Design FM_demodulator, start of the top module:
module FM_demodulator
          (
           clk,
           reset,
           clk_enable,
           inp_I,
           inp_Q,
           out_fm
          );
==> flow/config.mk <==
export PLATFORM = sky130hd
export DESIGN_NAME = FM_demodulator
export DESIGN_NICKNAME = FM_demodulator
export VERILOG_FILES = /design/flow/design.v
export SDC_FILE = /design/flow/constraint.sdc
export NUM_CORES = 4
export LEC_CHECK = 0
export CAP_MARGIN = 30
export CORE_ASPECT_RATIO = 0.5
export CORE_MARGIN = 10
export CORE_UTILIZATION = 40
export CTS_CLUSTER_DIAMETER = 331
export CTS_CLUSTER_SIZE = 100
export PLACE_DENSITY = 0.69
export SETUP_SLACK_MARGIN = -1.26
export SLEW_MARGIN = 30
export TNS_END_PERCENT = 15
==> flow/constraint.sdc <==
create_clock -name core_clock -period 25.0 [get_ports {clk}]
set_input_delay 5.0000 -clock core_clock [delete_from_list [all_inputs] [get_ports {clk}]]
set_output_delay 5.0000 -clock core_clock [all_outputs]
set_load 0.01 [all_outputs]
run.sh (not shown) runs the stock make flow with config.mk's settings and CLKGATE_MAP_FILE=.
The first run produced a clean layout.
Edit:
==> flow/config.mk (replaced) <==
export PLATFORM = sky130hd
export DESIGN_NAME = FM_demodulator
export DESIGN_NICKNAME = FM_demodulator
export VERILOG_FILES = /design/flow/design.v
export SDC_FILE = /design/flow/constraint.sdc
export NUM_CORES = 4
export LEC_CHECK = 0
export ABC_AREA = 1
export CAP_MARGIN = 15
export CELL_PAD_IN_SITES_DETAIL_PLACEMENT = 2
export CELL_PAD_IN_SITES_GLOBAL_PLACEMENT = 2
export CORE_ASPECT_RATIO = 0.63
export CORE_MARGIN = 3
export CORE_UTILIZATION = 40
export CTS_CLUSTER_SIZE = 69
export GPL_ROUTABILITY_DRIVEN = 0
export GPL_TIMING_DRIVEN = 0
export MAX_ROUTING_LAYER = met5
export MIN_ROUTING_LAYER = met2
export PLACE_DENSITY_LB_ADDON = 0.17
export SETUP_SLACK_MARGIN = -1.69
export SLEW_MARGIN = 20
export TNS_END_PERCENT = 95
With this change the flow did not get past global routing; synthesized area goes up by 3.2%; synthesized cell count grows by 14%; die size decreases by 3.2%.
Edit:
--- a/flow/config.mk
+++ b/flow/config.mk
@@ -8,2 +8 @@
-export ABC_AREA = 1
-export CAP_MARGIN = 15
+export CAP_MARGIN = 20
@@ -18,3 +16,0 @@
-export MAX_ROUTING_LAYER = met5
-export MIN_ROUTING_LAYER = met2
-export PLACE_DENSITY_LB_ADDON = 0.17
@@ -23 +18,0 @@
-export TNS_END_PERCENT = 95
Effect: Now the flow produced a clean layout. Die area falls by a few percent. Synthesized cell count is lower by roughly a tenth. Synthesized area falls by a few percent.
Edit:
==> flow/config.mk (replaced) <==
export PLATFORM = sky130hd
export DESIGN_NAME = FM_demodulator
export DESIGN_NICKNAME = FM_demodulator
export VERILOG_FILES = /design/flow/design.v
export SDC_FILE = /design/flow/constraint.sdc
export NUM_CORES = 4
export LEC_CHECK = 0
export CAP_MARGIN = 30
export CORE_ASPECT_RATIO = 0.5
export CORE_MARGIN = 10
export CORE_UTILIZATION = 40
export CTS_CLUSTER_DIAMETER = 331
export CTS_CLUSTER_SIZE = 100
export PLACE_DENSITY_LB_ADDON = 0.3
export SLEW_MARGIN = 30
export TNS_END_PERCENT = 15
=>
- The changed run completed without violations
- non-clock buffer count went down by 353
- hold slack loses 0.030 ns
- wire length went down by 30%
- setup slack gains 2.5 ns
- die size went up by 6.6%
- synthesized cell count is unchanged
- design area went down by 0.51%
- global-route usage went down by 12 points
- synthesized area is unchanged
Edit:
--- a/flow/config.mk
+++ b/flow/config.mk
@@ -11 +11 @@
-export CORE_UTILIZATION = 40
+export CORE_UTILIZATION = 60
@@ -14,0 +15 @@
+export SETUP_SLACK_MARGIN = -1.48
=> The changed run went through all stages and came out clean. Global-route usage rises by 7.6 points. Worst setup slack gets better by 0.69 ns. Worst hold slack is about the same. Utilization climbs by 20 points. Register-to-register slack gains 0.59 ns. Sequential share of layout area is about the same. Flip-flop count does not change. Routed wire length fell by about 10%. Design area is lower by 1.4%.
Edit:
==> flow/config.mk (replaced) <==
export PLATFORM = sky130hd
export DESIGN_NAME = FM_demodulator
export DESIGN_NICKNAME = FM_demodulator
export VERILOG_FILES = /design/flow/design.v
export SDC_FILE = /design/flow/constraint.sdc
export NUM_CORES = 4
export LEC_CHECK = 0
export CAP_MARGIN = 20
export CORE_MARGIN = 2
export CORE_UTILIZATION = 40
export SLEW_MARGIN = 20
After rerunning: The new run finished clean; utilization shrinks by 20 points; sequential share of layout area barely changes; non-clock buffer count shrinks by 13; wire length grows by roughly a tenth; count of clock-buffer cells in the layout does not change; register-to-register slack is worse by 0.83 ns; cell count grows by a little under a tenth.
